==> try-violet <==
## vga_top
module vga_top(
	input ClkPort,
	input BtnC,
	input BtnU,
	input BtnD,
	input BtnR,
	input BtnL,
	input MoveTick,  
	output hSync, vSync,
	output [3:0] vgaR, vgaG, vgaB,
	output An0, An1, An2, An3, An4, An5, An6, An7,
	output Ca, Cb, Cc, Cd, Ce, Cf, Cg, Dp,
	output MemOE, MemWR, RamCS, QuadSpiFlashCS
	);
make LEC_CHECK=0 ABC_AREA=1 CAP_MARGIN=30 CELL_PAD_IN_SITES_DETAIL_PLACEMENT=2 CORE_MARGIN=2 CORE_UTILIZATION=54 GPL_ROUTABILITY_DRIVEN=0 GPL_TIMING_DRIVEN=0 HOLD_SLACK_MARGIN=0.04 PLACE_DENSITY_LB_ADDON=0.11 SLEW_MARGIN=10 finish   # period 5.31 ns
run.sh (not shown) runs the stock make flow with config.mk's settings and CLKGATE_MAP_FILE=.
==> inputs of try-lagoon, as changes to try-violet <==
- ABC_AREA: 1 -> unset
- CAP_MARGIN: 30 -> 20
- CELL_PAD_IN_SITES_DETAIL_PLACEMENT: 2 -> unset
- CORE_UTILIZATION: 54 -> 71
- GPL_ROUTABILITY_DRIVEN: 0 -> unset
- GPL_TIMING_DRIVEN: 0 -> unset
- HOLD_SLACK_MARGIN: 0.04 -> unset
- PLACE_DENSITY: unset -> 0.6
- PLACE_DENSITY_LB_ADDON: 0.11 -> unset
- SLEW_MARGIN: 10 -> 20
==> flow/constraint.sdc (replaced) <==
create_clock -name core_clock -period 9.52 [get_ports {ClkPort}]
set_input_delay 1.9040 -clock core_clock [delete_from_list [all_inputs] [get_ports {ClkPort}]]
set_output_delay 1.9040 -clock core_clock [all_outputs]
set_load 0.01 [all_outputs]
==> inputs of try-zinc, as changes to try-violet <==
- ABC_AREA: 1 -> unset
- CAP_MARGIN: 30 -> 20
- CELL_PAD_IN_SITES_DETAIL_PLACEMENT: 2 -> unset
- CORE_UTILIZATION: 54 -> 40
- GPL_ROUTABILITY_DRIVEN: 0 -> unset
- GPL_TIMING_DRIVEN: 0 -> unset
- HOLD_SLACK_MARGIN: 0.04 -> unset
- PLACE_DENSITY: unset -> 0.6
- PLACE_DENSITY_LB_ADDON: 0.11 -> unset
- SLEW_MARGIN: 10 -> 20
==> flow/constraint.sdc (replaced) <==
create_clock -name core_clock -period 9.52 [get_ports {ClkPort}]
set_input_delay 1.9040 -clock core_clock [delete_from_list [all_inputs] [get_ports {ClkPort}]]
set_output_delay 1.9040 -clock core_clock [all_outputs]
set_load 0.01 [all_outputs]
==> results.ini <==
[outcome]
stop_stage=detailed placement (3_5_place_dp)
status=did not finish
error_line=[ERROR DPL-0033] detailed placement checks failed during check placement.

[synth]
top_cells_by_count=678 x nand2_1, 601 x nor2_1, 506 x inv_1
synth.distinct_cells=82
ys_seq_share_pct=12.0

[floorplanning]
die_y_um=221
die_x_um=221
num_rows=79

(the above is from try-violet)
==> results.ini <==
[detailed_routing]
met2_length_um=42700
wl_met1_um=42500

[pwr]
pwr-share-comb_pct=72.6

[outcome]
status=complete, no violations

[clock_network]
cts_made_buffers=17
cts_tree=done

[synth]
top_cells_by_count=377 x ha_1, 281 x nand2_1, 265 x nor2_1
synth.distinct_cells=122

[floorplanning]
die_y_um=243
num_rows=87
die_x_um=243

[final_timing]
whs_ns=0.463

(the above is from try-zinc)
==> results.ini <==
[synth]
ys_seq_share_pct=13.4
synth.distinct_cells=122
top_cells_by_count=377 x ha_1, 281 x nand2_1, 265 x nor2_1

[worst_setup_path]
worstPathRequired_ns=7.62

[floorplanning]
die_y_um=184
die_x_um=184
num_rows=65

[layout]
logic_gate_count=2639

[outcome]
status=complete, no violations

[pwr]
swShare_pct=56.3

(the above is from try-lagoon)


==> exp/zinc <==
Starting RTL as in the previous note.
==> flow/config.mk <==
export PLATFORM = sky130hd
export DESIGN_NAME = vga_top
export DESIGN_NICKNAME = vga_top
export VERILOG_FILES = /design/flow/design.v
export SDC_FILE = /design/flow/constraint.sdc
export NUM_CORES = 4
export LEC_CHECK = 0
export ABC_AREA = 1
export CAP_MARGIN = 0
export CORE_ASPECT_RATIO = 0.78
export CORE_MARGIN = 2
export CORE_UTILIZATION = 72
export CTS_CLUSTER_DIAMETER = 195
export CTS_CLUSTER_SIZE = 27
export GPL_ROUTABILITY_DRIVEN = 1
export GPL_TIMING_DRIVEN = 1
export PLACE_DENSITY_LB_ADDON = 0.08
export SLEW_MARGIN = 20
export TNS_END_PERCENT = 35
==> flow/constraint.sdc <==
create_clock -name core_clock -period 5.74 [get_ports {ClkPort}]
set_input_delay 1.1480 -clock core_clock [delete_from_list [all_inputs] [get_ports {ClkPort}]]
set_output_delay 1.1480 -clock core_clock [all_outputs]
set_load 0.01 [all_outputs]
==> inputs of exp/willow, as changes to exp/zinc <==
CORE_ASPECT_RATIO = 0.7   (was 0.78)
CTS_CLUSTER_DIAMETER = 379   (was 195)
CTS_CLUSTER_SIZE = 11   (was 27)
GPL_ROUTABILITY_DRIVEN = not set   (was 1)
GPL_TIMING_DRIVEN = not set   (was 1)
HOLD_SLACK_MARGIN = -0.07   (was not set)
PLACE_DENSITY_LB_ADDON = 0.02   (was 0.08)
SETUP_SLACK_MARGIN = 0.31   (was not set)
TNS_END_PERCENT = not set   (was 35)
==> flow/constraint.sdc (replaced) <==
create_clock -name core_clock -period 2.91 [get_ports {ClkPort}]
set_input_delay 0.5820 -clock core_clock [delete_from_list [all_inputs] [get_ports {ClkPort}]]
set_output_delay 0.5820 -clock core_clock [all_outputs]
set_load 0.01 [all_outputs]
==> notes.md <==
Update from the flow run.

STA classifies the critical path startpoint as a flip-flop. According to the finish report, the design has a final net count of 4475. The buffering overhead is 0.0423. The post-route worst setup slack is -0.0998 ns. The reasons given for failing layout checks are negative setup slack. The slew check shows that the tightest pin keeps a relative margin of 0.241. The run finished, with violations left. The final setup violation count is 1.
-- figures above: exp/zinc

==> notes.md <==
Results of the run.

The flow did not finish. The flow stopped in 3_5_place_dp. The first error in the log reads "[ERROR DPL-0038] Utilization greater than 100%, impossible to legalize". The share of the yosys chip area belonging to registers is 0.120. The synth_stat.txt file lists the number of cells as 4027.
-- figures above: exp/willow

No activity file was given, so power comes from the tool's default toggle rates.
